==> run R <==
==> flow/design.v <==
`timescale 1ns / 1ps
module decode(instr,opcode,rd_index,rs_index,rt_index,constant,shamt,address);
input [15:0] instr;
output [3:0] opcode;
output [2:0] rd_index,rs_index,rt_index,shamt;
output [5:0] constant;
output [8:0] address;
assign opcode   = instr[15:12];
assign rd_index = instr[11:9];
assign rs_index = instr[8:6];
assign rt_index = instr[5:3];
assign shamt    = instr[2:0];
assign constant = instr[5:0];
assign address  = instr[11:3];
endmodule
`timescale 1ns / 1ps
module control_unit(instr,opcode,rd_index,rs_index,rt_index,shamt,constant,address);
input [15:0] instr;
output  [3:0] opcode;
output  [2:0] rd_index,rs_index,rt_index,shamt;
output [5:0] constant;
output [8:0] address;
decode call(instr,opcode,rd_index,rs_index,rt_index,constant,shamt,address);
endmodule
`timescale 1ns / 1ps
module ALU(clk,reset,op_code,rd,rs,rt,rd_store,shamt,constant,hi,lo);
input clk,reset;
input [3:0] op_code;                   				  
input [15:0]rs,rt;  								        	  
input [15:0]rd_store;                                
input [5:0] constant;										  
input [2:0] shamt;                				        
reg [31:0] TEMP;                                      
wire [15:0] mem_addr;
output reg[15:0] rd;  							            
output reg[15:0] hi,lo;                             
reg [15:0] RAM [0:7];
assign mem_addr = rs + constant;
always @ (*)
	begin
		TEMP = rs * rt;  
		if(op_code== 0)					 
			begin                    
			rd = rs + rt; 
			end
		else if (op_code==1)				 
			begin               
			rd = rs << shamt;
			end
		else if (op_code==2)				 
			begin           
			rd = rs >> shamt; 
			end
		else if (op_code==4) 			 
			begin           
			rd = lo; 
			end
		else if (op_code==5) 			 
			begin           
			rd = hi;   
			end
		else if (op_code==6) 			 
			begin           
			rd = rs | rt; 
			end
		else if (op_code==7) 			 
			begin 
			rd = rs & rt; 
			end
		else if (op_code==8) 			 
			begin 
			rd = rs + constant; 
			end
		else if (op_code==9) 			 
			begin          
			rd = constant; 
			end         
		else if (op_code==10) 			 
			begin             
			rd = (mem_addr < 8) ? RAM [mem_addr[2:0]] : 16'd0;  
			end
		else   							 
			begin 
			rd = 0; 
			end
	end
always @ (posedge clk, posedge reset)
	begin
	if (reset)
		begin
		hi <= 0;
		lo <= 0;
		RAM[0] <= 16'b 0000000000000001;
		RAM[1] <= 16'b 0000000000000101;                      
		RAM[2] <= 16'b 0000000000000000;
		RAM[3] <= 16'b 0000000000000000;
		RAM[4] <= 16'b 0000000000000011;
		RAM[5] <= 16'b 0000000000000001;
		RAM[6] <= 16'b 0000000000000001;
		RAM[7] <= 16'b 0000000000000001;
		end
	else
		begin
		if (op_code == 3)
			begin
			hi <= TEMP[31:16];     			  
			lo <= TEMP[15:0];					 
			end
		if (op_code == 11 && mem_addr < 8)
			RAM[mem_addr[2:0]] <= rd_store;
		end
	end
endmodule
`timescale 1ns / 1ps
module data_path(clk,reset,op_code,rd_index,rs_index,rt_index,shamt,constant,rd_value,rs_value,rt_value,low,high,SR);
input clk,reset;
input [3:0] op_code;
input [2:0] rd_index, rs_index, rt_index, shamt;
input [5:0] constant;
output [15:0] rd_value;
output reg [15:0] rs_value,rt_value;
output [15:0] low,high;
output reg [15:0] SR;	
wire [15:0] hi,lo;
reg [3:0] flags;
reg wr_en;
reg [15:0] regfile[0:7];
always@(*)
	begin
     if (op_code>=0 && op_code<=7)		 
			begin
			rs_value=regfile[rs_index];
			rt_value=regfile[rt_index];
			end
    else if (op_code>=8 && op_code<=11)  
			begin
			rs_value=regfile[rs_index]; 
			rt_value=0;
			end
    else 
			begin 								 
			rs_value=0;
			rt_value=0; 
			end
	end
always @(*)
	begin	
	flags = 4'b0000;
	if(rs_value==rt_value)
			flags[3]=1;                                	    
	else if(rs_value<rt_value)
			flags[2]=1;                           		   	 
	else if(rs_value[15]==1 && rt_value[15]==1)
			flags[0]=1;                          			   
	else if(rs_value[15]==0 && rt_value[15]==0)
			flags[0]=1;                                 	  
	else if(rs_value[15:0] || rt_value[15:0])
			flags[1]=1;                          			  
	end
always @(*)
	begin
	wr_en = !(op_code == 3 || op_code >= 11);
	end
always @(posedge clk, posedge reset)
	begin
	if (reset)
		begin
		regfile[0] <= 7;
		regfile[1] <= 6;
		regfile[2] <= 5;
		regfile[3] <= 4;
		regfile[4] <= 3;
		regfile[5] <= 2;
		regfile[6] <= 1;
		regfile[7] <= 0;
		SR <= 16'b0000000000000000;
		end
	else
		begin
		if (wr_en)
			regfile[rd_index] <= rd_value;
		SR <= {12'b000000000000, flags};
		end
	end
assign low = lo;
assign high = hi;
ALU call(clk,reset,op_code,rd_value,rs_value,rt_value,regfile[rd_index],shamt,constant,hi,lo);
endmodule
`timescale 1ns / 1ps
module processor(clk,reset,instr,PC,opcode,rd_index,rs_index,rt_index,shamt,constant,address,rd_value,rs_value,rt_value,low_out,high_out,SR);
input clk,reset;
input [15:0] instr;							 
reg [7:0] pc;
output [7:0] PC;
output [3:0] opcode;
output [2:0] rd_index, rs_index, rt_index, shamt;
output [5:0] constant;
output [8:0] address;
output [15:0] rd_value,rs_value,rt_value,low_out,high_out,SR;
always @ (posedge clk,posedge reset)
begin
	if(reset==1)
		begin
		pc<=0;
		end
	else if (pc>14)								 
		begin
		pc <= 0;
		end
	else if(opcode>=12 && opcode<=14) 		 
		begin
		pc <= pc + address; 
		end
	else 
		begin
		pc <= pc + 1; 								 
		end
end
assign PC = pc;
wire [3:0] opcode;
wire [2:0] rd_index,rs_index,rt_index,shamt;
wire [5:0] constant;
wire [8:0] address;
control_unit cal1(instr,opcode,rd_index,rs_index,rt_index,shamt,constant,address);
data_path cal2(clk,reset,opcode,rd_index,rs_index,rt_index,shamt,constant,rd_value,rs_value,rt_value,low_out,high_out,SR);
endmodule 
==> flow/run.sh <==
#!/bin/bash
# the make line also repeats each setting of config.mk as NAME=value (left out here)
make -C /OpenROAD-flow-scripts/flow DESIGN_CONFIG=/design/flow/config.mk WORK_HOME=/design/flow/orfs CLKGATE_MAP_FILE= finish
==> flow/config.mk <==
export PLATFORM = sky130hd
export DESIGN_NAME = processor
export DESIGN_NICKNAME = processor
export VERILOG_FILES = /design/flow/design.v
export SDC_FILE = /design/flow/constraint.sdc
export NUM_CORES = 4
export LEC_CHECK = 0
export ABC_AREA = 1
export CAP_MARGIN = 10
export CELL_PAD_IN_SITES_DETAIL_PLACEMENT = 2
export CELL_PAD_IN_SITES_GLOBAL_PLACEMENT = 0
export CORE_MARGIN = 3
export CORE_UTILIZATION = 60
export GPL_ROUTABILITY_DRIVEN = 0
export GPL_TIMING_DRIVEN = 0
export MAX_ROUTING_LAYER = met4
export MIN_ROUTING_LAYER = met1
export PLACE_DENSITY_LB_ADDON = 0.17
export SETUP_SLACK_MARGIN = 3.2
export SLEW_MARGIN = 25
export TNS_END_PERCENT = 10
==> flow/constraint.sdc <==
create_clock -name core_clock -period 11.7 [get_ports {clk}]
set_input_delay 2.3400 -clock core_clock [delete_from_list [all_inputs] [get_ports {clk}]]
set_output_delay 2.3400 -clock core_clock [all_outputs]
set_load 0.01 [all_outputs]
==> inputs of run H, as changes to run R <==
CAP_MARGIN = 20   (was 10)
CELL_PAD_IN_SITES_DETAIL_PLACEMENT = unset   (was 2)
CELL_PAD_IN_SITES_GLOBAL_PLACEMENT = unset   (was 0)
CORE_ASPECT_RATIO = 0.91   (was unset)
CORE_MARGIN = 2   (was 3)
CORE_UTILIZATION = 72   (was 60)
CTS_CLUSTER_DIAMETER = 42   (was unset)
GPL_ROUTABILITY_DRIVEN = unset   (was 0)
GPL_TIMING_DRIVEN = unset   (was 0)
MAX_ROUTING_LAYER = unset   (was met4)
MIN_ROUTING_LAYER = unset   (was met1)
PLACE_DENSITY = 0.95   (was unset)
PLACE_DENSITY_LB_ADDON = unset   (was 0.17)
SETUP_SLACK_MARGIN = 0.6   (was 3.2)
SLEW_MARGIN = 20   (was 25)
TNS_END_PERCENT = unset   (was 10)
==> flow/constraint.sdc (replaced) <==
create_clock -name core_clock -period 4.05 [get_ports {clk}]
set_input_delay 0.8100 -clock core_clock [delete_from_list [all_inputs] [get_ports {clk}]]
set_output_delay 0.8100 -clock core_clock [all_outputs]
set_load 0.01 [all_outputs]
==> run summary <==
Status of the implementation.

- From left edge to right edge, the die measures approximately 210 µm.
- The floorplan row count is approximately 68, for reference.
- Per the OpenROAD floorplan log, the area of the die is around 40,000 µm².
- The top cell type's share of synthesized area is 0.2530, for reference.
- nand2_1 is the most common cell in the netlist.
- The flow halted during 4_1_cts.
- The post-synthesis simple-gate area fraction is 0.2463, for reference.
- The initial standard-cell utilization of the core is 0.7299, for reference.
- The number of port buffers is between 100 and 150, for reference.
- The run stopped with a tool error.
- Yosys stat counts about 3,700 cells in the synthesized netlist.
- The height of the die is ~190 µm, for reference.
- The tool reported: "[ERROR DPL-0038] Utilization greater than 100%, impossible to legalize".
That was run H.
==> run summary <==
Status of the implementation.

- The run stopped with a tool error.
- The stopping stage is 3_5_place_dp, for reference.
- The tool reported: "[ERROR DPL-0033] detailed placement checks failed during check placement".
- The overall chip area is a little under 50,000 µm², for reference.
- Of the total synthesized cell area, the portion taken by AND, OR, NAND and NOR gates is 0.2463.
- The width of the die is between 200 and 250 µm, for reference.
- Of the post-synthesis cell area, the dominant cell type holds 0.2530.
- As logged by OpenROAD, the buffers inserted on ports number about 140.
- The height of the die is about 220 µm, for reference.
- The number of cells reported by Yosys stat comes to about 3,700.
That was run R.

========
==> trial 85 <==
Starts from the design.v that is shown in full above.
clock: 8.42 ns
lec_check: 0
cap_margin: 20
core_margin: 2
core_utilization: 46
slew_margin: 20
run.sh (not shown) runs the stock make flow with config.mk's settings and CLKGATE_MAP_FILE=.
==> inputs of build 42, as changes to trial 85 <==
- CORE_UTILIZATION: 46 -> 65
- MAX_ROUTING_LAYER: default -> met4
- SETUP_SLACK_MARGIN: default -> 0.74
==> flow/constraint.sdc (replaced) <==
create_clock -name core_clock -period 7.51 [get_ports {clk}]
set_input_delay 1.5020 -clock core_clock [delete_from_list [all_inputs] [get_ports {clk}]]
set_output_delay 1.5020 -clock core_clock [all_outputs]
set_load 0.01 [all_outputs]
==> inputs of build 25, as changes to trial 85 <==
- CORE_UTILIZATION: 46 -> 58
- SETUP_SLACK_MARGIN: default -> 1.23
==> flow/constraint.sdc (replaced) <==
create_clock -name core_clock -period 4.79 [get_ports {clk}]
set_input_delay 0.9580 -clock core_clock [delete_from_list [all_inputs] [get_ports {clk}]]
set_output_delay 0.9580 -clock core_clock [all_outputs]
set_load 0.01 [all_outputs]
==> comparison table <==
Status: trial 85 no timing/DRC/antenna violations; build 42 complete, but fails checks; build 25 complete, but fails checks
Reasons for failing layout checks: trial 85 -; build 42 setup timing; build 25 setup timing
VDD IR max: trial 85 0.2569 mV; build 42 0.3342 mV; build 25 0.3976 mV
Seq power: trial 85 1.93 mW; build 42 2.21 mW; build 25 3.42 mW
Post-cts sizing count: trial 85 61; build 42 240; build 25 300
Register-to-register setup slack: trial 85 1.19 ns; build 42 0.42 ns; build 25 -2.75 ns
Comb. pwr: trial 85 3.50 mW; build 42 4.36 mW; build 25 7.91 mW
Source of the critical timing path: trial 85 instr[7]; build 42 instr[6]; build 25 instr[3]
First-pass DRT Iterations: trial 85 7; build 42 15; build 25 9
Total power per unit cell area: trial 85 199.7 nW/µm²; build 42 223.6 nW/µm²; build 25 352.0 nW/µm²
Vias in the first global route: trial 85 26120; build 42 29440; build 25 31440
Worst relative slew slack: trial 85 27.61%; build 42 17.96%; build 25 2.891%
Vias after detailed routing: trial 85 25950; build 42 29800; build 25 30990
Wire per inst: trial 85 28.42 µm; build 42 30.75 µm; build 25 32.57 µm
Non-Filler Instances: trial 85 4269; build 42 4154; build 25 4440
Skew-Pair Late Insertion Delay: trial 85 0.59 ns; build 42 0.60 ns; build 25 0.60 ns
Total length of routed met3 wires: trial 85 10340 µm; build 42 20940 µm; build 25 20250 µm
Cell internal pwr: trial 85 4.258 mW; build 42 4.757 mW; build 25 8.233 mW
Clock group share of total power: trial 85 24.4%; build 42 21.5%; build 25 20.9%
Effective utilization at floorplan: trial 85 46.20%; build 42 65.82%; build 25 58.40%
Register clock-pin slew on the reported worst setup and hold paths: trial 85 0.05 ns; build 42 0.06 ns; build 25 0.06 ns
Number of buffer and inverter instances along the worst setup path: trial 85 8; build 42 7; build 25 10
CP Data Required Time: trial 85 6.74 ns; build 42 6.01 ns; build 25 5.20 ns
First-pass GRT wire length: trial 85 178200 µm; build 42 180300 µm; build 25 198500 µm
Total power of the final layout: trial 85 7.190 mW; build 42 8.372 mW; build 25 14.31 mW
Number of endpoints failing setup at the final stage: trial 85 0; build 42 29; build 25 302
Power and IR drop assume default switching activity.
